Design ex2_1, start of the top module:
module ex2_1 (
	      input 		 clk, rst, validi,
	      input [31:0] 	 data_in,
	      output logic 	 valido, 
	      output logic [31:0] data_out
	      );
   enum 			 {S0, S1, S2} state, next;
   logic [31:0]  		 a1, a2, a3;
   logic [31:0]			 counter;
   always_ff @(posedge clk or posedge rst) begin
      if (rst) begin
	 data_out <= 32'b0;
	 valido <= 1'b0;
	 state = S0;
	 counter = 0;
	 a1 = 0;
	 a2 = 0;
	 a3 = 0;
      end
      else begin
	 case (state)
	   S0: begin
	      if (validi) 
		  	begin
		  		a1 = data_in;
		  		a2 += data_in;
		  		a3 *= data_in;
		  		data_out <= a2;
		 		if(counter > 2 && (counter % 3 == 0)) 
					begin
	 	 				valido <= 1'b1;
		 			end
		 		next = S1;
		 		counter += 1;
		  	end
		  else 
		  	begin
		 		next = S0;
		 		counter = 0;
				valido <= 1'b0;
	      	end
	   end
	   S1: begin
	      if (validi) 
		  	begin
		 		a1 *= data_in;
		 		a2 = data_in;
		 		a3 += data_in;
		 		data_out <= a3;
		 		if(counter > 2 && (counter % 3 == 1)) 
					begin
	 	 				valido <= 1'b1;
		 			end
		 		next = S2;
		 		counter += 1;
			end	      
		  else 
		  	begin
				next = S0;
				counter = 0;
				valido <= 1'b0;
		  	end
	   end
	   S2: begin
	      if (validi) 
		  	begin
		 		a1 += data_in;
		 		a2 *= data_in;
		 		a3 = data_in;
		 		data_out <= a1;
		 		if(counter % 3 == 2) 
					begin
		 				valido <= 1'b1;
		  			end
	      		next = S0;
		  		counter += 1;
			end
		  else 
		  	begin
				next = S0;
		 		counter = 0;
				valido <= 1'b0;
			end
	   end
	 endcase
	 state = next;
      end
   end
endmodule
Size in the first run: about 7300 cells after synthesis, ~68 I/O pins, roughly 60000 um2 of cells after synthesis.
clock: 8.94 ns
lec_check: 0
cap_margin: 20
core_margin: 2
core_utilization: 72
cts_cluster_diameter: 353
cts_cluster_size: 21
max_routing_layer: met4
slew_margin: 20
tns_end_percent: 5
run.sh (not shown) runs the stock make flow with config.mk's settings and CLKGATE_MAP_FILE=.
The baseline completed and failed the layout checks on negative setup slack.
Edit:
- CORE_UTILIZATION: 72 -> 40
- CTS_CLUSTER_DIAMETER: 353 -> unset
- CTS_CLUSTER_SIZE: 21 -> unset
- MAX_ROUTING_LAYER: met4 -> unset
- TNS_END_PERCENT: 5 -> unset
- clock period: 8.94 -> 17.0 ns (I/O delays scaled with it)
Outcome: With this change the flow completed without violations. Via count decreases by a few percent. Non-clock buffer count fell by 398. Synthesized area is unchanged. Setup slack is better by 4400 ps. Wire length came out lower by a few percent. Utilization decreases by 38 points. Count of clock-buffer cells in the layout is unchanged. Cell area came out lower by a few percent. Synthesized cell count stays the same. Global-route usage fell by 23 points.
Edit:
- CORE_UTILIZATION: 40 -> 55
- CTS_CLUSTER_DIAMETER: unset -> 394
- CTS_CLUSTER_SIZE: unset -> 100
- TNS_END_PERCENT: unset -> 40
- clock period: 17.0 -> 10.0 ns (I/O delays scaled with it)
Effect: Count of clock-buffer cells in the layout climbs by 5. Cell area climbs by 2.4%. Utilization climbs by 17 points. Worst hold slack gets better by 3.3 ps. Routed wire length climbs by about 3.5%.

========
== run 1 ==
The RTL this note starts from:
==> flow/design.v <==
module ex2_1 (
	      input 		 clk, rst, validi,
	      input [31:0] 	 data_in,
	      output logic 	 valido, 
	      output logic [31:0] data_out
	      );
   enum 			 {S0, S1, S2} state, next;
   logic [31:0]  		 a1, a2, a3;
   logic [31:0]			 counter;
   always_ff @(posedge clk or posedge rst) begin
      if (rst) begin
	 data_out <= 32'b0;
	 valido <= 1'b0;
	 state = S0;
	 counter = 0;
	 a1 = 0;
	 a2 = 0;
	 a3 = 0;
      end
      else begin
	 case (state)
	   S0: begin
	      if (validi) 
		  	begin
		  		a1 = data_in;
		  		a2 += data_in;
		  		a3 *= data_in;
		  		data_out <= a2;
		 		if(counter > 2 && (counter % 3 == 0)) 
					begin
	 	 				valido <= 1'b1;
		 			end
		 		next = S1;
		 		counter += 1;
		  	end
		  else 
		  	begin
		 		next = S0;
		 		counter = 0;
				valido <= 1'b0;
	      	end
	   end
	   S1: begin
	      if (validi) 
		  	begin
		 		a1 *= data_in;
		 		a2 = data_in;
		 		a3 += data_in;
		 		data_out <= a3;
		 		if(counter > 2 && (counter % 3 == 1)) 
					begin
	 	 				valido <= 1'b1;
		 			end
		 		next = S2;
		 		counter += 1;
			end	      
		  else 
		  	begin
				next = S0;
				counter = 0;
				valido <= 1'b0;
		  	end
	   end
	   S2: begin
	      if (validi) 
		  	begin
		 		a1 += data_in;
		 		a2 *= data_in;
		 		a3 = data_in;
		 		data_out <= a1;
		 		if(counter % 3 == 2) 
					begin
		 				valido <= 1'b1;
		  			end
	      		next = S0;
		  		counter += 1;
			end
		  else 
		  	begin
				next = S0;
		 		counter = 0;
				valido <= 1'b0;
			end
	   end
	 endcase
	 state = next;
      end
   end
endmodule
clock: 6.03 ns
lec_check: 0
abc_area: 1
cap_margin: 20
core_margin: 2
core_utilization: 72
cts_cluster_diameter: 400
cts_cluster_size: 10
place_density: 0.39
setup_slack_margin: -0.11
slew_margin: 20
Run 1 got as far as global routing, where a tool error ended the run.
> inputs changed (run 1 -> run 2)
# run 1
export LEC_CHECK = 0
export ABC_AREA = 1
export CAP_MARGIN = 20
export CORE_MARGIN = 2
export CORE_UTILIZATION = 72
export CTS_CLUSTER_DIAMETER = 400
export CTS_CLUSTER_SIZE = 10
export PLACE_DENSITY = 0.39
export SETUP_SLACK_MARGIN = -0.11
export SLEW_MARGIN = 20
create_clock -name core_clock -period 6.03 [get_ports {clk}]
# run 2
export LEC_CHECK = 0
export CAP_MARGIN = 20
export CORE_MARGIN = 2
export CORE_UTILIZATION = 66
export SLEW_MARGIN = 20
create_clock -name core_clock -period 13.6 [get_ports {clk}]
[summary]
Run 2 went all the way through synthesis, placement and routing and the layout is clean on timing, DRC and antenna.
NOTE HPWL after detailed placement run 1->run 2 decreased by more than 10%
Run 1 → run 2: maximum buffer depth of the clock tree comparable; pre-placement core utilization now sits lower.
Summed standard-cell area reported by yosys went up slightly going from run 1 to run 2.
The inputs of run 3 differ from those of run 2 as listed below.
# run 2
export LEC_CHECK = 0
export CAP_MARGIN = 20
export CORE_MARGIN = 2
export CORE_UTILIZATION = 66
export SLEW_MARGIN = 20
create_clock -name core_clock -period 13.6 [get_ports {clk}]
# run 3
export LEC_CHECK = 0
export CAP_MARGIN = 20
export CORE_MARGIN = 2
export CORE_UTILIZATION = 34
export SLEW_MARGIN = 20
create_clock -name core_clock -period 9.8 [get_ports {clk}]
==> results <==
Between run 2 and run 3, the fraction of area in clock buffers and inverters does not differ in any meaningful way. Looking at worst setup path endpoint, the a2[31]$_DFFE_PP0P_ result is from run 3; the a1[31]$_DFFE_PP0P_ one comes from run 2. Going from run 2 to run 3, standard-cell row count grew by more than a quarter. Beginning of the critical path = data_in[3]: run 2; beginning of the critical path = data_in[4]: run 3. Delta (run 3 minus run 2): final critical-path share of the clock period moved up, antenna cell count lower. [diff] first-pass GRT wire length, run 3 relative to run 2: regression. Delta(number of standard cells in the layout, taps in and fillers out, run 3 - run 2) > 0. Total routing usage reported by global routing was higher in the run labelled run 2. Tightest slew margin relative to the limit for run 3: 7.1 points down relative to run 2.
For run 4, these inputs were changed with respect to run 3:
# run 3
export LEC_CHECK = 0
export CAP_MARGIN = 20
export CORE_MARGIN = 2
export CORE_UTILIZATION = 34
export SLEW_MARGIN = 20
create_clock -name core_clock -period 9.8 [get_ports {clk}]
# run 4
export LEC_CHECK = 0
export CAP_MARGIN = 20
export CORE_MARGIN = 2
export CORE_UTILIZATION = 14
export SLEW_MARGIN = 20
create_clock -name core_clock -period 13.6 [get_ports {clk}]
Findings:
Of run 3 and run 4, the run reporting the lower global-route usage was run 4.
Sequential share of layout area delta (run 4 -> run 3): insignificant
Cmp run 4 vs run 3: detailed placer's ending HPWL lower in run 4
Area added between synthesis and finish | run 4 above run 3
